**flow/config.mk**
```make
export PLATFORM = sky130hd
export DESIGN_NAME = FAdd
export DESIGN_NICKNAME = FAdd
export VERILOG_FILES = /design/flow/design.v
export SDC_FILE = /design/flow/constraint.sdc
export NUM_CORES = 4
export LEC_CHECK = 0
export ABC_AREA = 1
export CAP_MARGIN = 20
export CELL_PAD_IN_SITES_GLOBAL_PLACEMENT = 2
export CORE_ASPECT_RATIO = 0.84
export CORE_MARGIN = 2
export CORE_UTILIZATION = 61
export CTS_CLUSTER_DIAMETER = 328
export CTS_CLUSTER_SIZE = 28
export GPL_TIMING_DRIVEN = 0
export MAX_ROUTING_LAYER = met4
export SLEW_MARGIN = 10
```
**flow/constraint.sdc**
```tcl
create_clock -name core_clock -period 10.0 [get_ports {clk}]
set_input_delay 2.0000 -clock core_clock [delete_from_list [all_inputs] [get_ports {clk}]]
set_output_delay 2.0000 -clock core_clock [all_outputs]
set_load 0.01 [all_outputs]
```
**flow/design.v**
```verilog
module FAdd(
    input rst,
    input clk,
    input  [31:0]               a,
    input  [31:0]               b,
    output reg [31:0]           c,
    output reg [2:0]           state
);
    parameter NAN = 32'b01111111100000000000000000000001;  
    parameter ZERO = 32'b0;  
    wire a_s = a[31];
    wire b_s = b[31];
    wire [7:0] a_e = a[30:23];
    wire [7:0] b_e = b[30:23];
    wire [22:0] a_m = a[22:0];
    wire [22:0] b_m = b[22:0];
    wire a_e_max = a_e == 8'b11111111;
    wire b_e_max = b_e == 8'b11111111;
    wire a_e_min = a_e == 8'b0;
    wire b_e_min = b_e == 8'b0;
    wire a_m_min = a_m == 23'b0;
    wire b_m_min = b_m == 23'b0;
    wire a_inf = a_e_max & a_m_min;
    wire b_inf = b_e_max & b_m_min;
    wire a_nan = a_e_max & ~a_m_min;
    wire b_nan = b_e_max & ~b_m_min;
    wire a_zero = a_e_min & a_m_min;
    wire b_zero = b_e_min & b_m_min;
    wire a_denorm = a_e_min & ~a_m_min;
    wire b_denorm = b_e_min & ~b_m_min;
    wire inverse = (a_s ^ b_s) & (a_e == b_e) & (a_m == b_m);
    wire special_case = a_nan | b_nan | a_inf | b_inf | a_zero | b_zero | inverse;
    wire [31:0] special_output = (a_nan | b_nan) ? NAN :
    a_inf ? ((b_inf & (a_s ^ b_s)) ? NAN : a) :
    b_inf ? b :
    a_zero ? ((b_zero & (a_s ^ b_s) ? ZERO : b)) :
    b_zero ? a :
    inverse ? ZERO : 32'hffffffff;
    reg a_sign;
    reg b_sign;
    reg [26:0] a_add;
    reg [26:0] b_add;
    reg [7:0] a_exp;
    reg [7:0] b_exp;
    parameter READ = 3'd0,
    ALIGN = 3'd1,
    ADD = 3'd2,
    NORM = 3'd3,
    DENORM = 3'd4,
    ROUND = 3'd5,
    PACK = 3'd6,
    OUTPUT = 3'd7;
    reg c_sign;
    reg[27:0] c_add;
    reg[7:0] c_exp;
always @(posedge clk) begin
if (!rst) begin
    state <= READ;
end
else begin
case (state)
READ: begin
    a_sign <= a_s;
    b_sign <= b_s;
    a_add <= {~a_denorm, a_m, 3'b0};
    b_add <= {~b_denorm, b_m, 3'b0};
    a_exp <= a_denorm ? 8'b1 : a_e;
    b_exp <= b_denorm ? 8'b1 : b_e;
    c <= special_output;
    state <= special_case ? OUTPUT : ALIGN;
end
ALIGN: begin
    if (a_exp > b_exp) begin
        b_exp <= b_exp + 1;
        b_add <= b_add >> 1;
        b_add[0] <= b_add[0] | b_add[1];  
    end else if (a_exp < b_exp) begin
        a_exp <= a_exp + 1;
        a_add <= a_add >> 1;
        a_add[0] <= a_add[0] | a_add[1];
    end else begin
        state <= ADD;
    end
end
ADD: begin
    c_exp <= a_exp;
    if (a_sign == b_sign) begin
        c_add <= a_add + b_add;
        c_sign <= a_sign;
    end else if (a_add > b_add) begin
        c_add <= a_add - b_add;
        c_sign <= a_sign;
    end else begin
        c_add <= b_add - a_add;
        c_sign <= b_sign;
    end
    state <= NORM;
end
NORM: begin
    if (c_add[27]) begin  
        c_exp <= c_exp + 1;
        c_add <= c_add >> 1;
        c_add[0] <= c_add[0] | c_add[1];
    end else if (~c_add[26] & c_exp != 8'b0) begin  
        c_exp <= c_exp - 1;
        c_add <= c_add << 1;
    end else begin
        state <= DENORM;
    end
end
DENORM: begin
    if (c_exp == 8'b0) begin  
        c_exp <= c_exp + 1;
        c_add <= c_add >> 1;
        c_add[0] <= c_add[0] | c_add[1];
    end
    state <= ROUND;
end
ROUND: begin
    if (c_add[2] & (c_add[1] | c_add[0] | c_add[3])) begin
        c_add <= c_add + 4'b1000;
    end
    state <= PACK;
end
PACK: begin
    c[31] <= c_sign;
    c[22:0] <= c_add[25:3];
    if (c_exp == 8'b11111111) begin  
        c[30:0] <= {8'b11111111, 23'b0};
    end else if (c_add[27]) begin  
        c[30:23] <= c_exp + 1;
    end else if (~c_add[26]) begin  
        c[30:23] <= c_exp - 1;
    end else begin
        c[30:23] <= c_exp;
    end
    state <= OUTPUT;
end
OUTPUT: begin
end
endcase
end
end
endmodule
```
**flow/run.sh**
```bash
#!/bin/bash
# the make line also repeats each setting of config.mk as NAME=value (left out here)
make -C /OpenROAD-flow-scripts/flow DESIGN_CONFIG=/design/flow/config.mk WORK_HOME=/design/flow/orfs CLKGATE_MAP_FILE= finish
```
==> results of run 1 <==
==> ci_impl_report.md, run 1 <==
## Implementation flow summary

| Metric | Value |
|---|---|
| Status | `aborted with a tool error` |
| Fail Step | `global placement without I/O (3_1_place_gp_skip_io)` |
| Err | `[ERROR GPL-0301] Utilization 129.202 % exceeds 100%.` |
| Yosys adder share | `8.07%` |
| Synth area leader | `edfxtp_1` |
| YS chip area | `15600 sq um` |
| Core Box Area | `25100 sq um` |
| Xor/xnor share | `3.69%` |
| Rows | `53` |
| Syn_nets | `2679` |
| Synthesis Warnings | `1` |
| Die Width | `179 um` |
| Mux frac, synth | `0%` |
| Fp_density | `62.3%` |
| Distinct cells, synth | `49` |
| Mapped Cells | `2514` |
| Top logic family | `simple AND/OR/NAND/NOR gates` |
| Registers, synthesis | `144` |
| Mapped cell area | `15600 sq um` |
| Async S/R FF share, synth | `0%` |
| Yosys top cell by instances | `nand2_1` |
| Seq share, synth | `27.5%` |
| Top_reg_cell synth | `edfxtp_1` |
| Chip Height | `151 um` |
| Top-area cell share | `27.1%` |
| Post-synth EDFFs | `141` |
| Cell count in the Yosys report | `2514` |
| Simple-gate share of the synthesized area | `36.0%` |
| Mean Syn Cell Area | `6.21 sq um` |
| AO/OA Area Share | `11.6%` |
| Main area contributors after synthesis | `edfxtp_1 27%, nand2_1 22%, inv_1 10%` |
| DIE AREA | `26900 sq um` |
| Top cells by count | `926 x nand2_1, 423 x inv_1, 155 x nor2_1` |
==> inputs of run 2 (changes only) <==
Settings changed: ABC_AREA 1 to default, CELL_PAD_IN_SITES_GLOBAL_PLACEMENT 2 to default, CORE_ASPECT_RATIO 0.84 to default, CORE_UTILIZATION 61 to 53, CTS_CLUSTER_DIAMETER 328 to 296, CTS_CLUSTER_SIZE 28 to 99, GPL_TIMING_DRIVEN 0 to default, MAX_ROUTING_LAYER met4 to default, SLEW_MARGIN 10 to 20, TNS_END_PERCENT from default to 15.
==> run 2 against run 1 <==
  * Synthesized cell count shrank 39%
  * Die size shrank 3.9%
  * Area after synthesis shrank 17%
  * The run now finishes clean
==> ci_impl_report.md, run 2 <==
### Metrics collected by this job

| Metric | Value |
|---|---|
| Status | `complete, no violations` |
| Critical path buffer and inverter count | `1` |
| Mapped cell area | `13000 sq um (-17%)` |
| R2R Path Start | `a_add[10]` |
| Clk_skew | `0.0153 ns` |
| Max clock buf depth | `2` |
| Post-layout util | `61.3%` |
| Hold Buf Count CTS | `0` |
| Registers, synthesis | `144 (unchanged)` |
| Worst-margin pin slew | `1.15 ns` |
| Core Box Area | `24200 sq um (-3.3%)` |
| Total Routed Length | `45800 um` |
| Busiest layer in global routing | `met2` |
| Tool warnings | `85` |
| Wire length per cell | `23.8 um` |
| Leak | `5.80 nW` |
| Fin crit share | `49.1%` |
| Routed vias | `12600` |
| H-tree levels | `4` |
| Worst Hold Path EP | `c[31]` |
| CTS buffer count | `17` |
| Vias per inst | `6.58` |
| Resize count post-CTS | `0` |
| I/O pins | `101` |
| Initial DRC Count | `1665` |
| CP arrival | `5.21 ns` |
| Top power group | `combinational cells` |
| Area delta synth->final | `13.9%` |
| Xor/xnor share | `6.18% (+2.5 points)` |
| Fin crit period | `4.91 ns` |
| Mapped Cells | `1542 (-39%)` |
| DP HPWL | `34600 um` |
| RSZ-0062 raised after global routing | `no` |
| Mean Syn Cell Area | `8.45 sq um (+36%)` |
| TNS Setup | `0 ns` |
| Reg clk slew, reported paths | `0.07 ns` |
| Nets | `1750` |
| Fin cells | `1922` |
| Critical Path Max Stage Delay | `0.99 ns` |
| Vias in the first global route | `11900` |
| CTS tree | `done` |
| Seq share, synth | `32.9% (+5.5 points)` |
| Clock share of power | `23.2%` |
| Switching portion of total power | `42.6%` |
| Top_reg_cell synth | `edfxtp_1` |
| Clock root buffer | `clkbuf_16` |
| Top cells by count | `170 x nand2_1, 141 x edfxtp_1, 131 x o21ai_0` |
| # setup viols final | `0` |
| Filler cells | `2165` |
| Antenna diodes | `0` |
| Distinct cells, synth | `80 (+63%)` |
| Count of final hold-check violations | `0` |
| Clk. pwr | `0.685 mW` |
| Drt drc | `0` |
| Rows | `57 (+7.5%)` |
| Post-synth EDFFs | `141 (unchanged)` |
| Setup crit start | `a[17]` |
| Synthesis Warnings | `1 (unchanged)` |
| Die Width | `161 um (-10%)` |
| Total power | `2.95 mW` |
| GR met3 Demand/Resource | `6.69%` |
| Yosys top cell by instances | `nand2_1` |
| Crit path to | `c[5]` |
| Top logic family | `AND-OR/OR-AND gates` |
| Flop area | `4290 sq um` |
| Async S/R FF share, synth | `0% (unchanged)` |
| 1st-pass router iterations | `8` |
| Port Buffer Count | `100` |
| GR Util met1 | `47.9%` |
| Worst hold slack | `0.619 ns` |
| First-pass GRT wire length | `69500 um` |
| CP Launch Type | `primary input` |
| Fp_density | `53.8% (-8.6 points)` |
| Chip Height | `161 um (+6.7%)` |
| Cells on worst reg2reg path | `12` |
| Max IR drop VDD | `0.0000997 V` |
| Top-area cell share | `32.5% (+5.4 points)` |
| Logic area | `8040 sq um` |
| Hold path depth | `2` |
| Maxcap violations | `0` |
| Yosys adder share | `9.67% (+1.6 points)` |
| R2R Setup Slk | `5.49 ns` |
| Synth area leader | `edfxtp_1` |
| Cell count in the Yosys report | `1542 (-39%)` |
| Stages on worst setup path | `7` |
| Share of power burned in registers | `30.8%` |
| CP endpoint kind | `register` |
| # Post-CTS Setup Buffers | `0` |
| Main area contributors after synthesis | `edfxtp_1 32%, ha_1 9.2%, o21ai_0 5.0%` |
| Final Max Tran Viols | `0` |
| Max Fclk | `203 MHz` |
| Routability congestion estimate | `1.01` |
| Pwr dens | `199 nW/um^2` |
| Most used cell, CP | `nor4_1` |
| Clk sink count | `144` |
| Crit Path Category | `primary input to register` |
| Relative slew slack | `22.6%` |
| Post-Place Cells | `1889` |
| Internal power | `1.69 mW` |
| FF-to-FF End | `c_add[10]` |
| Comb. pwr | `1.36 mW` |
| YS chip area | `13000 sq um (-17%)` |
| Sequential power | `0.909 mW` |
| DIE AREA | `25900 sq um (-3.9%)` |
| Largest net degree at the start of global routing | `77` |
| CP required | `10.30 ns` |
| Gate power share | `46.0%` |
| Worst min path class | `register to register` |
| Crit-path slowest cell | `nor4_1` |
| Cell family contributing the most delay on the critical path | `simple AND/OR/NAND/NOR gates` |
| Switching Power | `1.26 mW` |
| Initial antenna violation count | `0` |
| Simple-gate share of the synthesized area | `18.4% (-18 points)` |
| Final ANT Viol Nets | `0` |
| Late-Pin Clk Latency | `0.44 ns` |
| Hold_sp | `c_sign` |
| Overall Global Routing Usage | `35.2%` |
| CP cell instances | `clkdlybuf4s50_1, nor4_1, nand4_1, nor4_1, nor2_2, o21ai_0, a22o_1` |
| Met2 Track Usage GR | `55.2%` |
| Total grt overflow | `0` |
| Worst Path Max Fanout | `23` |
| AO/OA Area Share | `25.0% (+13 points)` |
| Mux frac, synth | `1.81% (+1.8 points)` |
| Syn_nets | `1707 (-36%)` |
run 2: layer usage:
metal  routed length (um)  part of all wire (%)
met1                19200                    42
met4                 1960                   4.3
met3                 3950                   8.6
met5                    0                     0
met2                20600                    45
run 2: layout make-up:
type,count,area share [%]
well taps,324,2.73
multi-input cells,1207,54.2
inverters,99,2.51
repair buffers,116,7.60
clock inverters,15,1.23
clock buffers,17,2.86
flip-flops and latches,144,28.9
run 2: per-stage QoR:
| step | setup WS, ns | area [sq um] |
|---|---|---|
| floorplan | 5.26 | 13000 |
| global placement | 4.35 | 14200 |
| detailed placement | 4.72 | 14200 |
| CTS | 5.15 | 14800 |
| global route | 5.01 | 14900 |
| finish | 5.09 | 14900 |
==> inputs of run 3 (changes only) <==
Settings changed: CORE_UTILIZATION 53 to 33, CTS_CLUSTER_DIAMETER 296 to default, CTS_CLUSTER_SIZE 99 to default, TNS_END_PERCENT 15 to default.
Clock period 10.0 ns to 10.2 ns, I/O delays scaled along.
==> run 3 against run 2 <==
  * Register-to-register slack improved by 0.13 ns
  * Sequential power decreased by 2%
  * Cell count rose by 10%
  * Clock power is 7.4% lower
  * Highest routed layer unchanged
  * Setup slack gained 0.17 ns
  * Non-clock buffer count grew 3
  * Largest cell class unchanged
  * Still clean on timing, DRC and antenna
  * Critical path type unchanged
  * Hold slack worse by 0.023 ns
  * Sequential cell count did not move
==> ci_impl_report.md, run 3 <==
### Metrics collected by this job

| Metric | Value |
|---|---|
| Status | `complete, no violations` |
| CTS buffer count | `17 (unchanged)` |
| Drt drc | `0 (unchanged)` |
| Crit-path slowest cell | `a221oi_2` |
| Clock root buffer | `clkbuf_16` |
| Mean Syn Cell Area | `8.45 sq um (unchanged)` |
| Hold Buf Count CTS | `0 (unchanged)` |
| Worst Path Max Fanout | `35 (+52%)` |
| Final Max Tran Viols | `0 (unchanged)` |
| YS chip area | `13000 sq um (unchanged)` |
| TNS Setup | `0 ns (unchanged)` |
| I/O pins | `101 (unchanged)` |
| Pre-CTS WS | `4.60 ns (-0.118 ns)` |
| Routability congestion estimate | `0.962 (-4.8%)` |
| Critical Path Max Stage Delay | `0.60 ns (-0.39 ns)` |
| Nets | `1753 (+0.17%)` |
| Setup crit start | `b[17]` |
| Worst min path class | `register to register` |
| Critical path buffer and inverter count | `3 (+2)` |
| Largest net degree at the start of global routing | `74 (-3.9%)` |
| Seq share, synth | `32.9% (unchanged)` |
| Count of final hold-check violations | `0 (unchanged)` |
| CP cell instances | `clkdlybuf4s50_1, nor4_1, nand4_1, or3_1, buf_4, a221oi_2, nor2_1, buf_4, o21ai_0, a22o_1` |
| RSZ-0062 raised after global routing | `no` |
| Post-synth EDFFs | `141 (unchanged)` |
| CP endpoint kind | `register` |
| Top_reg_cell synth | `edfxtp_1` |
| Die Width | `203 um (+26%)` |
| CP arrival | `5.27 ns (+0.06 ns)` |
| Vias per inst | `5.88 (-11%)` |
| Worst-margin pin slew | `0.903 ns (-0.244 ns)` |
| Routed vias | `12500 (-1.5%)` |
| Late-Pin Clk Latency | `0.46 ns (+0.02 ns)` |
| 1st-pass router iterations | `7 (-1)` |
| Clk sink count | `144 (unchanged)` |
| Reg clk slew, reported paths | `0.07 ns (about the same)` |
| CTS tree | `done` |
| Comb. pwr | `1.35 mW (about the same)` |
| Crit Path Category | `primary input to register` |
| Mapped cell area | `13000 sq um (unchanged)` |
| Maxcap violations | `0 (unchanged)` |
| Port Buffer Count | `100 (unchanged)` |
| Xor/xnor share | `6.18% (unchanged)` |
| Initial DRC Count | `1251 (-25%)` |
| Wire length per cell | `23.4 um (-1.7%)` |
| Synth area leader | `edfxtp_1` |
| Worst hold slack | `0.597 ns (-0.0226 ns)` |
| Syn_nets | `1707 (unchanged)` |
| Resize count post-CTS | `0 (unchanged)` |
| Cell family contributing the most delay on the critical path | `simple AND/OR/NAND/NOR gates` |
| Final ANT Viol Nets | `0 (unchanged)` |
| AO/OA Area Share | `25.0% (unchanged)` |
| Yosys top cell by instances | `nand2_1` |
| Internal power | `1.60 mW (-5.8%)` |
| Simple-gate share of the synthesized area | `18.4% (unchanged)` |
| Fin cells | `2119 (+10%)` |
| Cells on worst reg2reg path | `12 (unchanged)` |
| Stages on worst setup path | `10 (+3)` |
| Switching Power | `1.28 mW (+1.5%)` |
| Most used cell, CP | `buf_4` |
| Design area | `15100 sq um (+1.5%)` |
| Fp_density | `33.6% (-20 points)` |
| Top logic family | `AND-OR/OR-AND gates` |
| Registers, synthesis | `144 (unchanged)` |
| Yosys adder share | `9.67% (unchanged)` |
| Relative slew slack | `39.6% (+17 points)` |
| Mapped Cells | `1542 (unchanged)` |
| CP Launch Type | `primary input` |
| Top-area cell share | `32.5% (unchanged)` |
| # setup viols final | `0 (unchanged)` |
| Overall Global Routing Usage | `23.9% (-11 points)` |
| Hold_sp | `c_sign` |
| Main area contributors after synthesis | `edfxtp_1 32%, ha_1 9.2%, o21ai_0 5.0%` |
| # Post-CTS Setup Buffers | `0 (unchanged)` |
| Rows | `72 (+26%)` |
| Cell count in the Yosys report | `1542 (unchanged)` |
| DP HPWL | `37900 um (+9.8%)` |
| Final setup margin | `5.26 ns (+0.172 ns)` |
| Synthesis Warnings | `1 (unchanged)` |
| Fin crit share | `48.5% (-0.69 points)` |
| Distinct cells, synth | `80 (unchanged)` |
| Post-layout util | `38.8% (-22 points)` |
| Top power group | `combinational cells` |
| Antenna diodes | `0 (unchanged)` |
| Vias in the first global route | `11800 (-0.56%)` |
| Clk_skew | `0.0135 ns (-0.00186 ns)` |
| Clk. pwr | `0.634 mW (-7.4%)` |
| Gate power share | `46.8% (+0.8 points)` |
| Worst Hold Path EP | `c[31]` |
| DIE AREA | `41100 sq um (+59%)` |
| Core Box Area | `38800 sq um (+60%)` |
| First-pass GRT wire length | `74300 um (+6.9%)` |
| Top cells by count | `170 x nand2_1, 141 x edfxtp_1, 131 x o21ai_0` |
| Hold path depth | `2 (unchanged)` |
| Total Routed Length | `49600 um (+8.4%)` |
| Max IR drop VDD | `0.000128 V (+28%)` |
| R2R Path Start | `a_add[10]` |
| Post-Place Cells | `2087 (+10%)` |
| R2R Setup Slk | `5.62 ns (+0.13 ns)` |
| CP required | `10.52 ns (+0.22 ns)` |
| H-tree levels | `4 (unchanged)` |
| Switching portion of total power | `44.4% (+1.8 points)` |
| Area delta synth->final | `15.6%` |
| Initial antenna violation count | `0 (unchanged)` |
| Share of power burned in registers | `31.1% (+0.3 points)` |
| Crit path to | `c[3]` |
| Total power | `2.87 mW (-2.7%)` |
| Tool warnings | `83 (-2.4%)` |
| Pwr dens | `191 nW/um^2 (-4.1%)` |
| Max clock buf depth | `2 (unchanged)` |
| Leak | `5.85 nW (+0.89%)` |
| Max Fclk | `202 MHz` |
| FF-to-FF End | `c_add[8]` |
| Fin crit period | `4.94 ns` |
| Mux frac, synth | `1.81% (unchanged)` |
| Clock share of power | `22.1% (-1.1 points)` |
| Async S/R FF share, synth | `0% (unchanged)` |
| Total grt overflow | `0 (unchanged)` |
| Chip Height | `203 um (+26%)` |
| Placed Instance Area | `14500 sq um (+1.9%)` |
| Sequential power | `0.893 mW (-2%)` |
-- run 3: final cells by class --
type / instances / area (sq um)
Sequential cell: 144 / 4290
Inverter: 99 / 373
Tap cell: 518 / 648
Multi-Input combinational cell: 1207 / 8050
Clock inverter: 15 / 140
Timing Repair Buffer: 119 / 1140
Fill cell: 3937 / 23800
Clock buffer: 17 / 425
-- run 3: metal layers --
metal | vias to the layer above | global-route usage [%] | wire (um)
met1 | 6037 | 33.1 | 22200
met3 | 76 | 3.08 | 3210
met4 | 0 | 8.19 | 1360
met2 | 538 | 38.4 | 22800
li1 | 5802 | - | -
met5 | - | 0 | 0
==> inputs of run 4 (changes only) <==
Settings changed: CORE_ASPECT_RATIO from default to 1.03, CORE_MARGIN 2 to 3, CORE_UTILIZATION 33 to 55, CTS_CLUSTER_DIAMETER from default to 244, CTS_CLUSTER_SIZE from default to 100, GPL_ROUTABILITY_DRIVEN from default to 1, HOLD_SLACK_MARGIN from default to -0.09, MIN_ROUTING_LAYER from default to met1, PLACE_DENSITY_LB_ADDON from default to 0.27, SETUP_SLACK_MARGIN from default to 0.19.
Clock period 10.2 ns to 3.3 ns, I/O delays scaled along.
==> run 4 against run 3 <==
  * Final area increased by 18%
  * Sequential cell count unchanged
  * First-iteration DRC count up 82%
  * Cell count is 2.1% higher
  * Clock power went up to 3.1 times the previous value
  * Non-clock buffer count rose by 272
  * Critical endpoint is now c_add[24]
  * Via count is 15% higher
  * Highest routed layer unchanged
  * Clock-buffer cell count unchanged
  * Core utilization grew 38 points
  * Hold slack improved by 0.017 ns
  * The layout now fails its checks (negative setup slack)
==> ci_impl_report.md, run 4 <==
### Metrics collected by this job

| Metric | Value |
|---|---|
| Status | `finished with violations` |
| SO Viols | `negative setup slack` |
| Max Fclk | `283 MHz` |
| Hold path depth | `2 (unchanged)` |
| Max IR drop VDD | `0.000380 V (+200%)` |
| Area delta synth->final | `36.2%` |
| Worst Path Max Fanout | `5 (-86%)` |
| Gate power share | `56.1% (+9.3 points)` |
| Routed vias | `14300 (+15%)` |
| Mapped Cells | `1542 (unchanged)` |
| DIE AREA | `25600 sq um (-38%)` |
| Top logic family | `AND-OR/OR-AND gates` |
| Total Routed Length | `52800 um (+6.6%)` |
| Fin crit share | `107% (+59 points)` |
| Drt drc | `0 (unchanged)` |
| R2R Setup Slk | `-0.24 ns (-5.86 ns)` |
| Mapped cell area | `13000 sq um (unchanged)` |
| Reg clk slew, reported paths | `0.07 ns (about the same)` |
| Yosys top cell by instances | `nand2_1` |
| Placed Instance Area | `16200 sq um (+11%)` |
| Chip Height | `162 um (-20%)` |
| Maxcap violations | `0 (unchanged)` |
| Nets | `2025 (+16%)` |
| Crit Path Category | `register to register` |
| Max clock buf depth | `2 (unchanged)` |
| Pwr dens | `602 nW/um^2 (+220%)` |
| Comb. pwr | `6.01 mW (+350%)` |
| Syn_nets | `1707 (unchanged)` |
| DP HPWL | `39200 um (+3.4%)` |
| CP arrival | `3.71 ns (-1.56 ns)` |
| Final Max Tran Viols | `0 (unchanged)` |
| Post-Place Cells | `2090 (+0.14%)` |
| CP Launch Type | `register` |
| Sequential power | `2.72 mW (+200%)` |
| Port Buffer Count | `100 (unchanged)` |
| Largest net degree at the start of global routing | `71 (-4.1%)` |
| Initial DRC Count | `2282 (+82%)` |
| Stages on worst setup path | `12 (+2)` |
| Vias in the first global route | `13800 (+17%)` |
| Wire length per cell | `24.4 um (+4.4%)` |
| Main area contributors after synthesis | `edfxtp_1 32%, ha_1 9.2%, o21ai_0 5.0%` |
| First-pass GRT wire length | `79000 um (+6.2%)` |
| Fin cells | `2163 (+2.1%)` |
| Rows | `56 (-22%)` |
| AO/OA Area Share | `25.0% (unchanged)` |
| Antenna diodes | `0 (unchanged)` |
| FF-to-FF End | `c_add[24]` |
| Initial antenna violation count | `0 (unchanged)` |
| I/O pins | `101 (unchanged)` |
| Final ANT Viol Nets | `0 (unchanged)` |
| Design area | `17800 sq um (+18%)` |
| CP required | `3.47 ns (-7.05 ns)` |
| Core Box Area | `23100 sq um (-41%)` |
| Internal power | `6.15 mW (+290%)` |
| Clk sink count | `144 (unchanged)` |
| Yosys adder share | `9.67% (unchanged)` |
| Simple-gate share of the synthesized area | `18.4% (unchanged)` |
| Die Width | `158 um (-22%)` |
| Switching portion of total power | `42.6% (-1.9 points)` |
| Cell family contributing the most delay on the critical path | `AND-OR/OR-AND gates` |
| Clock root buffer | `clkbuf_16` |
| TNS Setup | `-2.06 ns (-2.06 ns)` |
| Late-Pin Clk Latency | `0.44 ns (-0.02 ns)` |
| Worst min path class | `register to register` |
| Synth area leader | `edfxtp_1` |
| Cell count in the Yosys report | `1542 (unchanged)` |
| Hold Buf Count CTS | `0 (unchanged)` |
| Synthesis Warnings | `1 (unchanged)` |
| H-tree levels | `4 (unchanged)` |
| Mux frac, synth | `1.81% (unchanged)` |
| Switching Power | `4.55 mW (+260%)` |
| Critical path buffer and inverter count | `2 (-1)` |
| Cells on worst reg2reg path | `12 (unchanged)` |
| Final setup margin | `-0.238 ns (-5.50 ns)` |
| Post-synth EDFFs | `141 (unchanged)` |
| Crit-path slowest cell | `or4b_1` |
| CP cell instances | `inv_2, ha_4, nor2b_2, o21a_1, o31a_1, o311a_1, or4b_1, mux2i_2, a2111oi_2, buf_4, nor3_1, o31ai_1` |
| Tool warnings | `86 (+3.6%)` |
| # setup viols final | `21 (+21)` |
| Count of final hold-check violations | `0 (unchanged)` |
| Vias per inst | `6.61 (+13%)` |
| YS chip area | `13000 sq um (unchanged)` |
| Clock share of power | `18.5% (-3.6 points)` |
| Worst Hold Path EP | `c[31]` |
| CP endpoint kind | `register` |
| Fin crit period | `3.54 ns` |
| Xor/xnor share | `6.18% (unchanged)` |
| Async S/R FF share, synth | `0% (unchanged)` |
| Mean Syn Cell Area | `8.45 sq um (unchanged)` |
| Crit path to | `c_add[24]` |
| Critical Path Max Stage Delay | `0.49 ns (-0.11 ns)` |
| CTS buffer count | `17 (unchanged)` |
| Clk. pwr | `1.97 mW (+210%)` |
| Top_reg_cell synth | `edfxtp_1` |
| Clk_skew | `0.0140 ns (+0.000527 ns)` |
| Registers, synthesis | `144 (unchanged)` |
| RSZ-0062 raised after global routing | `yes` |
| Top-area cell share | `32.5% (unchanged)` |
| Leak | `7.27 nW (+24%)` |
| Top power group | `combinational cells` |
| CTS tree | `done` |
| Share of power burned in registers | `25.4% (-5.7 points)` |
| Fp_density | `56.6% (+23 points)` |
| Hold_sp | `c_sign` |
| Post-layout util | `77.0% (+38 points)` |
| Distinct cells, synth | `80 (unchanged)` |
| Top cells by count | `170 x nand2_1, 141 x edfxtp_1, 131 x o21ai_0` |
| Relative slew slack | `22.0% (-18 points)` |
| Overall Global Routing Usage | `40.1% (+16 points)` |
| Routability congestion estimate | `1.02 (+6.0%)` |
| Total grt overflow | `0 (unchanged)` |
| 1st-pass router iterations | `8 (+1)` |
| R2R Path Start | `a_add[2]` |
| Seq share, synth | `32.9% (unchanged)` |
| Setup crit start | `a_add[2]` |
| Worst-margin pin slew | `1.17 ns (+0.264 ns)` |
## run 4: per-stage QoR
step | hold WS [ns] | power [mW] | worst slack, ns
after detailed placement | 0.574 | 7.68 | -0.206
after floorplan | 0.545 | 5.71 | -0.242
after CTS | 0.604 | 10.2 | -0.0210
after global routing | 0.631 | 11.1 | -0.314
after global placement | 0.563 | 7.59 | -0.153
final | 0.613 | 10.7 | -0.238
## run 4: routing by layer
layer | track usage, % | up-vias | part of all wire, %
li1 | - | 6354 | -
met1 | 52.7 | 6735 | 38
met2 | 64.9 | 1016 | 46
met3 | 6.34 | 201 | 10
met4 | 18.3 | 0 | 5.4
met5 | 0 | - | 0
## run 4: layout make-up
class | count | area [sq um]
multi-input combinational | 1207 | 8760
inverter | 99 | 379
sequential | 144 | 4290
tap | 290 | 363
clock inverter | 15 | 149
timing repair buffer | 391 | 3390
fill | 1615 | 5290
clock buffer | 17 | 425
## run 4: what timing repair did
item                       4_1_cts  5_1_grt
cloned                           1        0
resized                        101       47
setup endpoints to repair       51       85
buffers inserted                28       12
pin swaps                       49       35
==> inputs of run 5 (changes only) <==
Settings changed: CORE_ASPECT_RATIO 1.03 to default, CORE_MARGIN 3 to 2, CORE_UTILIZATION 55 to 68, CTS_CLUSTER_DIAMETER 244 to default, CTS_CLUSTER_SIZE 100 to default, GPL_ROUTABILITY_DRIVEN 1 to default, HOLD_SLACK_MARGIN -0.09 to default, MIN_ROUTING_LAYER met1 to default, PLACE_DENSITY_LB_ADDON 0.27 to default, SETUP_SLACK_MARGIN 0.19 to default.
Clock period 3.3 ns to 4.71 ns, I/O delays scaled along.
==> run 5 against run 4 <==
  * The run now finishes clean
  * Final area fell by 17%
  * Clock power fell by 34%
  * Via count fell by 6.7%
  * Sequential power fell by 29%
  * Setup slack improved by 0.44 ns
  * Critical endpoint is now c_add[15]
  * Highest routed layer unchanged
==> ci_impl_report.md, run 5 <==
### Metrics collected by this job

| Metric | Value |
|---|---|
| DP HPWL | `34600 um (-12%)` |
| Setup crit start | `a_add[10]` |
| Fin crit period | `4.50 ns (+0.966 ns)` |
| Final Max Tran Viols | `0 (unchanged)` |
| AO/OA Area Share | `25.0% (unchanged)` |
| Core Box Area | `18800 sq um (-19%)` |
| Syn_nets | `1707 (unchanged)` |
| Largest net degree at the start of global routing | `91 (+28%)` |
| Reg clk slew, reported paths | `0.07 ns (about the same)` |
| Clock root buffer | `clkbuf_16` |
| Hold_sp | `c_sign` |
| CTS tree | `done` |
| Clk sink count | `144 (unchanged)` |
| Worst Hold Path EP | `c[31]` |
| Top cells by count | `170 x nand2_1, 141 x edfxtp_1, 131 x o21ai_0` |
| Worst min path class | `register to register` |
| Top logic family | `AND-OR/OR-AND gates` |
| Worst Path Max Fanout | `16 (+11)` |
| Nets | `1763 (-13%)` |
| Cell family contributing the most delay on the critical path | `simple AND/OR/NAND/NOR gates` |
| CP endpoint kind | `register` |
| Worst-margin pin slew | `1.23 ns (+0.0632 ns)` |
| Initial DRC Count | `2012 (-12%)` |
| Resize count post-CTS | `0 (-100%)` |
| Wire length per cell | `24.9 um (+2.0%)` |
| Xor/xnor share | `6.18% (unchanged)` |
| Simple-gate share of the synthesized area | `18.4% (unchanged)` |
| Switching Power | `2.75 mW (-40%)` |
| Fin crit share | `95.6% (-12 points)` |
| Yosys adder share | `9.67% (unchanged)` |
| Rows | `50 (-11%)` |
| Hold path depth | `2 (unchanged)` |
| Mux frac, synth | `1.81% (unchanged)` |
| Cells on worst reg2reg path | `12 (unchanged)` |
| Crit Path Category | `register to register` |
| Leak | `5.84 nW (-20%)` |
| Top-area cell share | `32.5% (unchanged)` |
| TNS Setup | `0 ns (+2.06 ns)` |
| CP cell instances | `inv_1, ha_1, nand2_1, or4_1, or4_4, clkinv_2, a31o_1, buf_4, mux2_1, o31ai_1, xnor2_1, o21ai_1` |
| Mean Syn Cell Area | `8.45 sq um (unchanged)` |
| Filler cells | `1281 (-21%)` |
| Antenna diodes | `0 (unchanged)` |
| YS chip area | `13000 sq um (unchanged)` |
| Clk. pwr | `1.31 mW (-34%)` |
| Cell count in the Yosys report | `1542 (unchanged)` |
| Chip Height | `142 um (-12%)` |
| Yosys top cell by instances | `nand2_1` |
| Worst hold slack | `0.632 ns (+0.0186 ns)` |
| Max clock buf depth | `2 (unchanged)` |
| Post-synth EDFFs | `141 (unchanged)` |
| 1st-pass router iterations | `9 (+1)` |
| CP Launch Type | `register` |
| Switching portion of total power | `44.1% (+1.6 points)` |
| Sequential power | `1.94 mW (-29%)` |
| CP required | `4.90 ns (+1.43 ns)` |
| DIE AREA | `20300 sq um (-21%)` |
| Placed Instance Area | `14200 sq um (-12%)` |
| Routability congestion estimate | `1.02 (-0.20%)` |
| Internal power | `3.48 mW (-43%)` |
| Overall Global Routing Usage | `45.6% (+5.5 points)` |
| First-pass GRT wire length | `70700 um (-10%)` |
| Main area contributors after synthesis | `edfxtp_1 32%, ha_1 9.2%, o21ai_0 5.0%` |
| Vias in the first global route | `12600 (-9.1%)` |
| Vias per inst | `7.24 (+9.4%)` |
| Registers, synthesis | `144 (unchanged)` |
| Pwr dens | `422 nW/um^2 (-30%)` |
| Post-Place Cells | `1813 (-13%)` |
| Clock share of power | `21.0% (+2.5 points)` |
| Hold Buf Count CTS | `0 (unchanged)` |
| CTS buffer count | `17 (unchanged)` |
| Max IR drop VDD | `0.000312 V (-18%)` |
| Routed vias | `13400 (-6.7%)` |
| I/O pins | `101 (unchanged)` |
| Post-layout util | `78.7% (+1.6 points)` |
| Distinct cells, synth | `80 (unchanged)` |
| FF-to-FF End | `c_add[15]` |
| Synth area leader | `edfxtp_1` |
| R2R Setup Slk | `0.21 ns (+0.44 ns)` |
| Drt drc | `0 (unchanged)` |
| Synthesis Warnings | `1 (unchanged)` |
| # Post-CTS Setup Buffers | `0 (-100%)` |
| Mapped Cells | `1542 (unchanged)` |
| Async S/R FF share, synth | `0% (unchanged)` |
| Share of power burned in registers | `31.1% (+5.7 points)` |
| R2R Path Start | `a_add[10]` |
| Final ANT Viol Nets | `0 (unchanged)` |
| Total power | `6.23 mW (-42%)` |
| H-tree levels | `4 (unchanged)` |
| Clk_skew | `0.0115 ns (-0.00247 ns)` |
| Critical path buffer and inverter count | `3 (+1)` |
| Fp_density | `69.5% (+13 points)` |
| Tool warnings | `85 (-1.2%)` |
| Top power group | `combinational cells` |
| Crit path to | `c_add[15]` |
| Total grt overflow | `0 (unchanged)` |
| Crit-path slowest cell | `or4_1` |
| Total Routed Length | `46000 um (-13%)` |
| Die Width | `142 um (-9.7%)` |
| Area delta synth->final | `13.3%` |
| Top_reg_cell synth | `edfxtp_1` |
| Critical Path Max Stage Delay | `0.72 ns (+0.23 ns)` |
| Relative slew slack | `15.9% (-6.0 points)` |
| RSZ-0062 raised after global routing | `no` |
| Maxcap violations | `0 (unchanged)` |
| # setup viols final | `0 (-100%)` |
| Pre-CTS WS | `0.479 ns (+0.685 ns)` |
| Late-Pin Clk Latency | `0.46 ns (+0.02 ns)` |
| Mapped cell area | `13000 sq um (unchanged)` |
| CP arrival | `4.69 ns (+0.98 ns)` |
| Gate power share | `47.8% (-8.3 points)` |
| Comb. pwr | `2.98 mW (-50%)` |
| Count of final hold-check violations | `0 (unchanged)` |
| Initial antenna violation count | `0 (unchanged)` |
| Seq share, synth | `32.9% (unchanged)` |
| Port Buffer Count | `100 (unchanged)` |
| Stages on worst setup path | `12 (unchanged)` |
| Final setup margin | `0.206 ns (+0.444 ns)` |
| Fin cells | `1845 (-15%)` |
| Max Fclk | `222 MHz (-21%)` |
| Design area | `14800 sq um (-17%)` |
| Status | `complete, no violations` |
run 5: cell type report:
class | instances | area (sq um) | share of cell area [%]
Clock buffer | 17 | 425 | 2.88
Clock inverter | 15 | 125 | 0.847
Inverter | 99 | 373 | 2.53
Multi-Input combinational cell | 1207 | 8040 | 54.4
Sequential cell | 144 | 4290 | 29.1
Tap cell | 234 | 293 | 1.98
Timing Repair Buffer | 129 | 1220 | 8.25
run 5: routing by layer:
metal  GRT usage [%]  wire [um]
met5               0          0
met4            22.9       2700
met3            10.5       6280
met2            70.9      20400
met1            59.8      16600
==> inputs of run 6 (changes only) <==
Settings changed: ABC_AREA from default to 0, CELL_PAD_IN_SITES_GLOBAL_PLACEMENT from default to 0, CORE_ASPECT_RATIO from default to 1.91, CORE_MARGIN 2 to 4, CORE_UTILIZATION 68 to 46, GPL_TIMING_DRIVEN from default to 0, MAX_ROUTING_LAYER from default to met5, MIN_ROUTING_LAYER from default to met1, PLACE_DENSITY_LB_ADDON from default to 0.04, SETUP_SLACK_MARGIN from default to -0.43, TNS_END_PERCENT from default to 50.
Clock period 4.71 ns to 5.99 ns, I/O delays scaled along.
==> run 6 against run 5 <==
  * Still clean
  * Cell count grew 9.9%
  * Via count is 0.43% higher
  * Sequential power is 23% lower
  * Area after synthesis unchanged
  * Core utilization fell by 24 points
  * Hold slack improved by 0.019 ns
  * Critical path depth decreased by 2
  * Clock power shrank 17%
  * Sequential share of layout area shrank 0.87 points
  * Clock-buffer cell count is 2 higher
==> ci_impl_report.md, run 6 <==
### Metrics collected by this job

| Metric | Value |
|---|---|
| Drt drc | `0 (unchanged)` |
| Total grt overflow | `0 (unchanged)` |
| Worst min path class | `register to register` |
| Gate power share | `50.2% (+2.4 points)` |
| # setup viols final | `0 (unchanged)` |
| Fin crit period | `5.18 ns` |
| Port Buffer Count | `100 (unchanged)` |
| Total Routed Length | `58200 um (+27%)` |
| Top-area cell share | `32.5% (unchanged)` |
| R2R Setup Slk | `1.58 ns (+1.37 ns)` |
| Final Max Tran Viols | `0 (unchanged)` |
| Xor/xnor share | `6.18% (unchanged)` |
| Fp_density | `46.4% (-23 points)` |
| Nets | `1833 (+4.0%)` |
| CP cell instances | `clkdlybuf4s50_1, nor4_1, nand4_1, or3_1, clkbuf_1, a221oi_2, nor2_1, clkbuf_1, o21ai_0, a22o_1` |
| Main area contributors after synthesis | `edfxtp_1 32%, ha_1 9.2%, o21ai_0 5.0%` |
| CP endpoint kind | `register` |
| CTS tree | `done` |
| Top logic family | `AND-OR/OR-AND gates` |
| Clk_skew | `0.00957 ns (-0.00194 ns)` |
| Hold path depth | `2 (unchanged)` |
| CP arrival | `5.49 ns (+0.80 ns)` |
| AO/OA Area Share | `25.0% (unchanged)` |
| Tool warnings | `83 (-2.4%)` |
| Rows | `85 (+70%)` |
| Stages on worst setup path | `10 (-2)` |
| Async S/R FF share, synth | `0% (unchanged)` |
| DP HPWL | `46600 um (+35%)` |
| Resize count post-CTS | `0 (unchanged)` |
| Wire length per cell | `28.7 um (+15%)` |
| Mapped cell area | `13000 sq um (unchanged)` |
| Clock share of power | `21.0% (about the same)` |
| Worst Hold Path EP | `b_add[2]` |
| Leak | `5.91 nW (+1.2%)` |
| Largest net degree at the start of global routing | `25 (-73%)` |
| Mapped Cells | `1542 (unchanged)` |
| Switching portion of total power | `44.8% (+0.66 points)` |
| DIE AREA | `31200 sq um (+54%)` |
| Vias in the first global route | `13400 (+6.6%)` |
| Post-layout util | `54.2% (-24 points)` |
| Switching Power | `2.32 mW (-16%)` |
| Crit path to | `c[6]` |
| Crit-path slowest cell | `nor4_1` |
| 1st-pass router iterations | `8 (-1)` |
| Distinct cells, synth | `80 (unchanged)` |
| Internal power | `2.86 mW (-18%)` |
| Chip Height | `241 um (+69%)` |
| Count of final hold-check violations | `0 (unchanged)` |
| Core Box Area | `28100 sq um (+50%)` |
| Routed vias | `13400 (+0.43%)` |
| Status | `complete, no violations` |
| Critical path buffer and inverter count | `3 (unchanged)` |
| Total power | `5.18 mW (-17%)` |
| Synthesis Warnings | `1 (unchanged)` |
| CP Launch Type | `primary input` |
| Top_reg_cell synth | `edfxtp_1` |
| FF-to-FF End | `c_add[17]` |
| # Post-CTS Setup Buffers | `0 (unchanged)` |
| Initial DRC Count | `1469 (-27%)` |
| Worst Path Max Fanout | `10 (-6)` |
| Post-Place Cells | `1997 (+10%)` |
| Synth area leader | `edfxtp_1` |
| CTS buffer count | `17 (unchanged)` |
| Die Width | `130 um (-8.9%)` |
| Clk. pwr | `1.09 mW (-17%)` |
| Cells on worst reg2reg path | `13 (+1)` |
| Worst-margin pin slew | `1.20 ns (-0.0300 ns)` |
| Top power group | `combinational cells` |
| Comb. pwr | `2.60 mW (-13%)` |
| Antenna diodes | `0 (unchanged)` |
| Reg clk slew, reported paths | `0.06 ns (about the same)` |
| Fin cells | `2028 (+9.9%)` |
| Seq share, synth | `32.9% (unchanged)` |
| Clock root buffer | `clkbuf_16` |
| R2R Path Start | `a_add[21]` |
| Mean Syn Cell Area | `8.45 sq um (unchanged)` |
| Routability congestion estimate | `1.04 (+1.9%)` |
| Crit Path Category | `primary input to register` |
| RSZ-0062 raised after global routing | `no` |
| Maxcap violations | `0 (unchanged)` |
| Pwr dens | `340 nW/um^2 (-19%)` |
| Setup crit start | `b[2]` |
| Syn_nets | `1707 (unchanged)` |
| TNS Setup | `0 ns (unchanged)` |
| Hold Buf Count CTS | `0 (unchanged)` |
| Hold_sp | `b_add[3]` |
| Max IR drop VDD | `0.000199 V (-36%)` |
| Post-synth EDFFs | `141 (unchanged)` |
| I/O pins | `101 (unchanged)` |
| Fin crit share | `86.4% (-9.2 points)` |
| Cell family contributing the most delay on the critical path | `simple AND/OR/NAND/NOR gates` |
| CP required | `6.31 ns (+1.41 ns)` |
| Final ANT Viol Nets | `0 (unchanged)` |
| H-tree levels | `4 (unchanged)` |
| Initial antenna violation count | `0 (unchanged)` |
| Vias per inst | `6.61 (-8.6%)` |
| Relative slew slack | `20.0% (+4.1 points)` |
| Yosys adder share | `9.67% (unchanged)` |
| Area delta synth->final | `16.7%` |
| Overall Global Routing Usage | `37.0% (-8.6 points)` |
| First-pass GRT wire length | `83500 um (+18%)` |
| Clk sink count | `144 (unchanged)` |
| Most used cell, CP | `clkbuf_1` |
| Max clock buf depth | `2 (unchanged)` |
| Max Fclk | `193 MHz` |
| Yosys top cell by instances | `nand2_1` |
| YS chip area | `13000 sq um (unchanged)` |
| Share of power burned in registers | `28.8% (-2.3 points)` |
| Simple-gate share of the synthesized area | `18.4% (unchanged)` |
| Top cells by count | `170 x nand2_1, 141 x edfxtp_1, 131 x o21ai_0` |
| Late-Pin Clk Latency | `0.46 ns (about the same)` |
| Registers, synthesis | `144 (unchanged)` |
| Sequential power | `1.49 mW (-23%)` |
| Critical Path Max Stage Delay | `0.74 ns (+0.02 ns)` |
| Cell count in the Yosys report | `1542 (unchanged)` |
| Mux frac, synth | `1.81% (unchanged)` |
run 6: cell type report:
class / count / area, sq um
Clock buffer: 19 / 433
Tap cell: 348 / 435
Timing Repair Buffer: 107 / 1140
Sequential cell: 144 / 4290
Fill cell: 2750 / 12900
Clock inverter: 12 / 136
Inverter: 99 / 373
Multi-Input combinational cell: 1207 / 8000
Buffer: 92 / 412
run 6: metal layers:
metal | wire length (um) | global-route usage (%)
met1 | 18600 | 36.2
met2 | 30000 | 66.2
met3 | 3740 | 5.89
met4 | 5820 | 31.4
met5 | 0 | 0
run 6: metrics by stage:
stage	setup WS [ns]	hold WS [ns]	area, sq um
after floorplan	2.05	0.545	13000
after global placement	0.202	0.622	14500
after detailed placement	0.663	0.636	14600
after CTS	1.10	0.653	15200
after global routing	0.802	0.679	15200
final	0.814	0.651	15200
==> inputs of run 7 (changes only) <==
Settings changed: ABC_AREA 0 to default, CELL_PAD_IN_SITES_GLOBAL_PLACEMENT 0 to default, CORE_ASPECT_RATIO 1.91 to default, CORE_MARGIN 4 to 2, CORE_UTILIZATION 46 to 30, GPL_TIMING_DRIVEN 0 to default, MAX_ROUTING_LAYER met5 to default, MIN_ROUTING_LAYER met1 to default, PLACE_DENSITY_LB_ADDON 0.04 to default, SETUP_SLACK_MARGIN -0.43 to default, TNS_END_PERCENT 50 to default.
Clock period 5.99 ns to 15.7 ns, I/O delays scaled along.
==> run 7 against run 6 <==
  * Hold slack worse by 0.024 ns
  * Critical path depth is 1 lower
  * Synthesized cell count stayed put
  * Sequential cell count stayed put
  * Clock power is 62% lower
  * Critical endpoint is now c[19]
  * Largest cell class unchanged
==> ci_impl_report.md, run 7 <==
### Metrics collected by this job

| Metric | Value |
|---|---|
| Switching Power | `0.819 mW (-65%)` |
| Count of final hold-check violations | `0 (unchanged)` |
| Fin crit share | `40.0% (-46 points)` |
| Cell family contributing the most delay on the critical path | `simple AND/OR/NAND/NOR gates` |
| Comb. pwr | `0.870 mW (-67%)` |
| Synth area leader | `edfxtp_1` |
| Mapped cell area | `13000 sq um (unchanged)` |
| Registers, synthesis | `144 (unchanged)` |
| Clock root buffer | `clkbuf_16` |
| Vias in the first global route | `11900 (-11%)` |
| Post-synth EDFFs | `141 (unchanged)` |
| Internal power | `1.05 mW (-63%)` |
| Relative slew slack | `23.4% (+3.4 points)` |
| Simple-gate share of the synthesized area | `18.4% (unchanged)` |
| Chip Height | `212 um (-12%)` |
| Fin crit period | `6.28 ns` |
| Synthesis Warnings | `1 (unchanged)` |
| Top power group | `combinational cells` |
| Overall Global Routing Usage | `22.4% (-15 points)` |
| Drt drc | `0 (unchanged)` |
| Gate power share | `46.5% (-3.7 points)` |
| Area delta synth->final | `16.2%` |
| Hold_sp | `c_add[0]` |
| Final ANT Viol Nets | `0 (unchanged)` |
| Distinct cells, synth | `80 (unchanged)` |
| Yosys adder share | `9.67% (unchanged)` |
| Worst Path Max Fanout | `23 (+13)` |
| Port Buffer Count | `100 (unchanged)` |
| Final setup margin | `9.42 ns (+8.61 ns)` |
| Total Routed Length | `50100 um (-14%)` |
| Maxcap violations | `0 (unchanged)` |
| Cell count in the Yosys report | `1542 (unchanged)` |
| Reg clk slew, reported paths | `0.08 ns (+0.02 ns)` |
| DIE AREA | `45100 sq um (+44%)` |
| Initial antenna violation count | `1 (+1)` |
| Hold Buf Count CTS | `0 (unchanged)` |
| Initial DRC Count | `1449 (-1.4%)` |
| Critical Path Max Stage Delay | `0.68 ns (-0.06 ns)` |
| CTS buffer count | `17 (unchanged)` |
| Main area contributors after synthesis | `edfxtp_1 32%, ha_1 9.2%, o21ai_0 5.0%` |
| Vias per inst | `5.68 (-14%)` |
| Setup crit start | `b[0]` |
| YS chip area | `13000 sq um (unchanged)` |
| R2R Setup Slk | `11.16 ns (+9.58 ns)` |
| Sequential power | `0.582 mW (-61%)` |
| Final Max Tran Viols | `0 (unchanged)` |
| # Post-CTS Setup Buffers | `0 (unchanged)` |
| R2R Path Start | `a_add[10]` |
| CP required | `16.04 ns (+9.73 ns)` |
| CTS tree | `done` |
| Syn_nets | `1707 (unchanged)` |
| Core Box Area | `43000 sq um (+53%)` |
| Top-area cell share | `32.5% (unchanged)` |
| Worst min path class | `register to register` |
| Resize count post-CTS | `0 (unchanged)` |
| RSZ-0062 raised after global routing | `no` |
| Async S/R FF share, synth | `0% (unchanged)` |
| Crit path to | `c[19]` |
| Antenna diodes | `0 (unchanged)` |
| Share of power burned in registers | `31.1% (+2.3 points)` |
| FF-to-FF End | `c_add[8]` |
| Post-layout util | `35.2% (-19 points)` |
| Filler cells | `4514 (+64%)` |
| CP endpoint kind | `register` |
| Max clock buf depth | `2 (unchanged)` |
| First-pass GRT wire length | `75500 um (-9.6%)` |
| Clk. pwr | `0.418 mW (-62%)` |
| Mux frac, synth | `1.81% (unchanged)` |
| Critical path buffer and inverter count | `2 (-1)` |
| Leak | `5.80 nW (-1.9%)` |
| Late-Pin Clk Latency | `0.47 ns (about the same)` |
| Wire length per cell | `23.0 um (-20%)` |
| Routability congestion estimate | `0.954 (-8.1%)` |
| CP Launch Type | `primary input` |
| Worst-margin pin slew | `1.14 ns (-0.0550 ns)` |
| Mean Syn Cell Area | `8.45 sq um (unchanged)` |
| Pre-CTS WS | `9.04 ns (+8.38 ns)` |
| Top logic family | `AND-OR/OR-AND gates` |
| Mapped Cells | `1542 (unchanged)` |
| Hold path depth | `2 (unchanged)` |
| Clock share of power | `22.4% (+1.4 points)` |
| Clk sink count | `144 (unchanged)` |
| Fp_density | `30.3% (-16 points)` |
| Max IR drop VDD | `0.0000669 V (-66%)` |
| Max Fclk | `159 MHz` |
| CP arrival | `6.62 ns (+1.13 ns)` |
| AO/OA Area Share | `25.0% (unchanged)` |
| I/O pins | `101 (unchanged)` |
| Status | `complete, no violations` |
| Switching portion of total power | `43.8% (-1.0 points)` |
| CP cell instances | `clkdlybuf4s50_1, nor4_1, nand4_1, or3_1, a221oi_2, nor2_1, buf_4, o21ai_0, a22o_1` |
| Tool warnings | `83 (unchanged)` |
| Total power | `1.87 mW (-64%)` |
| Top cells by count | `170 x nand2_1, 141 x edfxtp_1, 131 x o21ai_0` |
| # setup viols final | `0 (unchanged)` |
| Nets | `1751 (-4.5%)` |
| Clk_skew | `0.0177 ns (+0.00810 ns)` |
| Cells on worst reg2reg path | `12 (-1)` |
| Stages on worst setup path | `9 (-1)` |
| Xor/xnor share | `6.18% (unchanged)` |
| Crit Path Category | `primary input to register` |
| Worst Hold Path EP | `c_add[1]` |
| Total grt overflow | `0 (unchanged)` |
| Yosys top cell by instances | `nand2_1` |
| TNS Setup | `0 ns (unchanged)` |
| H-tree levels | `4 (unchanged)` |
| Top_reg_cell synth | `edfxtp_1` |
| Crit-path slowest cell | `a221oi_2` |
| 1st-pass router iterations | `6 (-2)` |
| Largest net degree at the start of global routing | `76 (+200%)` |
| Pwr dens | `124 nW/um^2 (-64%)` |
| Seq share, synth | `32.9% (unchanged)` |
| Rows | `76 (-11%)` |
| Die Width | `212 um (+64%)` |
| DP HPWL | `38400 um (-17%)` |
| Routed vias | `12400 (-7.4%)` |
## run 7: area by class of cell
cell class	instances	area, sq um	share of cell area, %
sequential	144	4290	28.4
clock buffer	18	429	2.83
multi-input combinational	1207	8040	53.1
tap	585	732	4.83
clock inverter	14	149	0.983
timing repair buffer	117	1130	7.45
inverter	99	373	2.46
## run 7: stage by stage
step / instances / hold slack (ns) / area, sq um
finish: 2184 / 0.627 / 15100
global route: 2184 / 0.665 / 15100
CTS: 2184 / 0.624 / 15100
detailed placement: 2152 / 0.604 / 14600
global placement: 2152 / 0.597 / 14600
floorplan: 1542 / 0.545 / 13000
## run 7: metal layers
layer	track usage (%)	routed length [um]	part of all wire, %
met5	0	9	0.018
met4	9.09	1720	3.4
met3	2.64	3130	6.2
met2	34.7	22600	45
met1	31.4	22700	45
==> inputs of run 8 (changes only) <==
Settings changed: ABC_AREA from default to 0, CELL_PAD_IN_SITES_DETAIL_PLACEMENT from default to 2, CORE_ASPECT_RATIO from default to 0.89, CORE_MARGIN 2 to 8, CORE_UTILIZATION 30 to 45, CTS_CLUSTER_DIAMETER from default to 190, GPL_TIMING_DRIVEN from default to 0, HOLD_SLACK_MARGIN from default to 0.3, SETUP_SLACK_MARGIN from default to 0.21, TNS_END_PERCENT from default to 10.
Clock period 15.7 ns to 10.0 ns, I/O delays scaled along.
==> run 8 against run 7 <==
  * Now fails the layout checks on max-capacitance violations, max-slew violations
  * Highest routed layer unchanged
  * Area after synthesis unchanged
  * Register-to-register slack got worse by 6.6 ns
  * Hold slack improved by 0.11 ns
  * Die size decreased by 23%
  * Clock-buffer cell count unchanged
  * Sequential share of layout area shrank 0.33 points
  * Final area increased by 1.2%
  * Synthesized cell count unchanged
  * Sequential cell count stayed put
==> ci_impl_report.md, run 8 <==
### Metrics collected by this job

| Metric | Value |
|---|---|
| Status | `finished with violations` |
| SO Viols | `max-capacitance violations, max-slew violations` |
| Switching portion of total power | `53.3% (+9.5 points)` |
| Overall Global Routing Usage | `46.7% (+24 points)` |
| Worst Path Max Fanout | `10 (-57%)` |
| Max IR drop VDD | `0.000171 V (+160%)` |
| Fin crit period | `6.10 ns` |
| Main area contributors after synthesis | `edfxtp_1 32%, ha_1 9.2%, o21ai_0 5.0%` |
| Final Max Tran Viols | `9 (+9)` |
| Resize count post-CTS | `0 (unchanged)` |
| CP arrival | `6.36 ns (-0.26 ns)` |
| Syn_nets | `1707 (unchanged)` |
| Area delta synth->final | `17.5%` |
| Vias in the first global route | `16900 (+42%)` |
| Clock root buffer | `clkbuf_16` |
| GR Util met1 | `53.1% (+22 points)` |
| Mapped cell area | `13000 sq um (unchanged)` |
| Gate power share | `55.2% (+8.7 points)` |
| Final ANT Viol Nets | `0 (unchanged)` |
| Hold_sp | `b_exp[0]` |
| Clock share of power | `19.7% (-2.7 points)` |
| Clk. pwr | `0.728 mW (+74%)` |
| Initial DRC Count | `3547 (+140%)` |
| Crit-path slowest cell | `nor4_1` |
| Count of final hold-check violations | `0 (unchanged)` |
| Max Fclk | `164 MHz` |
| Switching Power | `1.97 mW (+140%)` |
| R2R Setup Slk | `4.61 ns (-6.55 ns)` |
| Drt drc | `0 (unchanged)` |
| Crit path to | `c[3]` |
| Port Buffer Count | `100 (unchanged)` |
| Xor/xnor share | `6.18% (unchanged)` |
| Routed vias | `17000 (+37%)` |
| Cell count in the Yosys report | `1542 (unchanged)` |
| Nets | `1836 (+4.9%)` |
| Synth area leader | `edfxtp_1` |
| Worst hold slack | `0.737 ns (+0.110 ns)` |
| AO/OA Area Share | `25.0% (unchanged)` |
| Total Routed Length | `93400 um (+86%)` |
| Registers, synthesis | `144 (unchanged)` |
| DP HPWL | `54700 um (+42%)` |
| YS chip area | `13000 sq um (unchanged)` |
| Critical path buffer and inverter count | `2 (unchanged)` |
| TNS Setup | `0 ns (unchanged)` |
| Hold Buf Count CTS | `0 (unchanged)` |
| Core Box Area | `28400 sq um (-34%)` |
| Routability congestion estimate | `1.01 (+5.5%)` |
| Met2 Track Usage GR | `71.0% (+36 points)` |
| Top_reg_cell synth | `edfxtp_1` |
| Post-synth EDFFs | `141 (unchanged)` |
| Cells on worst reg2reg path | `15 (+3)` |
| Mapped Cells | `1542 (unchanged)` |
| Setup crit start | `a[9]` |
| # Post-CTS Setup Buffers | `0 (unchanged)` |
| Fp_density | `45.9% (+16 points)` |
| Chip Height | `177 um (-17%)` |
| Leak | `5.96 nW (+2.7%)` |
| Worst min path class | `register to register` |
| Maxcap violations | `1 (+1)` |
| Seq share, synth | `32.9% (unchanged)` |
| 1st-pass router iterations | `13 (+7)` |
| Clk_skew | `0.0212 ns (+0.00356 ns)` |
| RSZ-0062 raised after global routing | `no` |
| Internal power | `1.73 mW (+65%)` |
| CP endpoint kind | `register` |
| Tool warnings | `83 (unchanged)` |
| Clk sink count | `144 (unchanged)` |
| CP cell instances | `clkdlybuf4s50_1, xor2_1, nor4_1, nand4_1, nor2_1, a221oi_2, nor2_1, clkbuf_1, o21ai_0, a22o_1` |
| CP required | `10.26 ns (-5.78 ns)` |
| Busiest layer in global routing | `met2` |
| Vias per inst | `8.18 (+44%)` |
| R2R Path Start | `a_add[6]` |
| Top power group | `combinational cells` |
| Worst-margin pin slew | `1.55 ns (+0.402 ns)` |
| Stages on worst setup path | `10 (+1)` |
| Relative slew slack | `-3.48% (-27 points)` |
| Post-Place Cells | `2040 (-5.2%)` |
| Cell family contributing the most delay on the critical path | `simple AND/OR/NAND/NOR gates` |
| Mean Syn Cell Area | `8.45 sq um (unchanged)` |
| Reg clk slew, reported paths | `0.08 ns (about the same)` |
| Fin crit share | `61.0% (+21 points)` |
| CTS tree | `done` |
| Top-area cell share | `32.5% (unchanged)` |
| Distinct cells, synth | `80 (unchanged)` |
| Yosys top cell by instances | `nand2_1` |
| Design area | `15300 sq um (+1.2%)` |
| Largest net degree at the start of global routing | `25 (-67%)` |
| Placed Instance Area | `14700 sq um (+0.88%)` |
| I/O pins | `101 (unchanged)` |
| Critical Path Max Stage Delay | `1.12 ns (+0.44 ns)` |
| Top logic family | `AND-OR/OR-AND gates` |
| CTS buffer count | `17 (unchanged)` |
| Top cells by count | `170 x nand2_1, 141 x edfxtp_1, 131 x o21ai_0` |
| First-pass GRT wire length | `119000 um (+58%)` |
| CP Launch Type | `primary input` |
| Crit Path Category | `primary input to register` |
| Most used cell, CP | `nor2_1` |
| Yosys adder share | `9.67% (unchanged)` |
| Worst Hold Path EP | `b_exp[0]` |
| Rows | `58 (-24%)` |
| Synthesis Warnings | `1 (unchanged)` |
| Die Width | `196 um (-7.5%)` |
| Share of power burned in registers | `25.1% (-6.0 points)` |
| Mux frac, synth | `1.81% (unchanged)` |
| Hold path depth | `1 (-1)` |
| Simple-gate share of the synthesized area | `18.4% (unchanged)` |
| DIE AREA | `34700 sq um (-23%)` |
| # setup viols final | `0 (unchanged)` |
| Fin cells | `2083 (-4.6%)` |
| Pwr dens | `242 nW/um^2 (+96%)` |
| Comb. pwr | `2.04 mW (+130%)` |
| Async S/R FF share, synth | `0% (unchanged)` |
| H-tree levels | `4 (unchanged)` |
| Late-Pin Clk Latency | `0.52 ns (+0.05 ns)` |
| FF-to-FF End | `c_add[23]` |
| Max clock buf depth | `2 (unchanged)` |
| Wire length per cell | `44.8 um (+95%)` |
| Total grt overflow | `0 (unchanged)` |
| Initial antenna violation count | `18 (+17)` |
| Sequential power | `0.930 mW (+60%)` |
| GR met3 Demand/Resource | `19.0% (+16 points)` |
==> run 8: final cells by class <==
cell class | instances | area [sq um]
fill | 3014 | 13100
multi-input combinational | 1207 | 7990
sequential | 144 | 4290
timing repair buffer | 110 | 1170
tap | 390 | 488
clock buffer | 18 | 429
buffer | 92 | 412
inverter | 99 | 373
clock inverter | 14 | 153
antenna | 9 | 22.5
==> run 8: through the flow <==
| stage | util [%] | setup WS (ns) | power [mW] |
|---|---|---|---|
| floorplan | - | 5.26 | 1.85 |
| global placement | 51.2 | 3.50 | 2.34 |
| detailed placement | 51.8 | 4.33 | 2.51 |
| CTS | 53.8 | 4.51 | 3.31 |
| global route | 53.9 | 3.85 | 3.65 |
| finish | 54.0 | 3.90 | 3.70 |
==> run 8: metal layers <==
metal  vias to the layer above  wire, um
met4                        14      9770
met2                      2077     38300
li1                       5996         -
met1                      8047     30500
met5                         -       113
met3                       910     14700
==> inputs of run 9 (changes only) <==
Settings changed: ABC_AREA 0 to default, CAP_MARGIN 20 to 30, CORE_ASPECT_RATIO 0.89 to 1.41, CORE_MARGIN 8 to 2, CORE_UTILIZATION 45 to 53, CTS_CLUSTER_DIAMETER 190 to default, GPL_ROUTABILITY_DRIVEN from default to 0, GPL_TIMING_DRIVEN 0 to default, HOLD_SLACK_MARGIN 0.3 to 0.17, MAX_ROUTING_LAYER from default to met4, PLACE_DENSITY_LB_ADDON from default to 0.14, SETUP_SLACK_MARGIN 0.21 to 0.24, SLEW_MARGIN 20 to 15, TNS_END_PERCENT 10 to default.
Clock period 10.0 ns to 3.08 ns, I/O delays scaled along.
==> run 9 against run 8 <==
  * Die size is 25% lower
  * The flow now stops in detailed placement (3_5_place_dp)
  * Area after synthesis stayed put
  * Synthesized cell count stayed put
==> ci_impl_report.md, run 9 <==
## Implementation flow summary

| Metric | Value |
|---|---|
| Status | `aborted with a tool error` |
| Fail Step | `detailed placement (3_5_place_dp)` |
| Err | `[ERROR DPL-0033] detailed placement checks failed during check placement.` |
| Post-synth EDFFs | `141 (unchanged)` |
| Mapped Cells | `1542 (unchanged)` |
| Syn_nets | `1707 (unchanged)` |
| Main area contributors after synthesis | `edfxtp_1 32%, ha_1 9.2%, o21ai_0 5.0%` |
| Yosys top cell by instances | `nand2_1` |
| Mapped cell area | `13000 sq um (unchanged)` |
| Synthesis Warnings | `1 (unchanged)` |
| YS chip area | `13000 sq um (unchanged)` |
| Fp_density | `53.6% (+7.6 points)` |
| AO/OA Area Share | `25.0% (unchanged)` |
| Cell count in the Yosys report | `1542 (unchanged)` |
| Chip Height | `190 um (+7.7%)` |
| Simple-gate share of the synthesized area | `18.4% (unchanged)` |
| Port Buffer Count | `100 (unchanged)` |
| Distinct cells, synth | `80 (unchanged)` |
| Registers, synthesis | `144 (unchanged)` |
| Mean Syn Cell Area | `8.45 sq um (unchanged)` |
| I/O pins | `101 (unchanged)` |
| Top_reg_cell synth | `edfxtp_1` |
| Synth area leader | `edfxtp_1` |
| Top cells by count | `170 x nand2_1, 141 x edfxtp_1, 131 x o21ai_0` |
| Xor/xnor share | `6.18% (unchanged)` |
| Mux frac, synth | `1.81% (unchanged)` |
| Seq share, synth | `32.9% (unchanged)` |
| DIE AREA | `25900 sq um (-25%)` |
| Yosys adder share | `9.67% (unchanged)` |
| Top-area cell share | `32.5% (unchanged)` |
| Async S/R FF share, synth | `0% (unchanged)` |
| Die Width | `136 um (-31%)` |
| Top logic family | `AND-OR/OR-AND gates` |
| Rows | `68 (+17%)` |
| Core Box Area | `24300 sq um (-14%)` |
run 9: metrics by stage:
stage / worst slack [ns] / hold slack (ns) / cells
after global placement: -0.752 / 0.586 / 2212
after floorplan: -0.462 / 0.545 / 1542
Power is estimated from default activity; no workload was simulated.
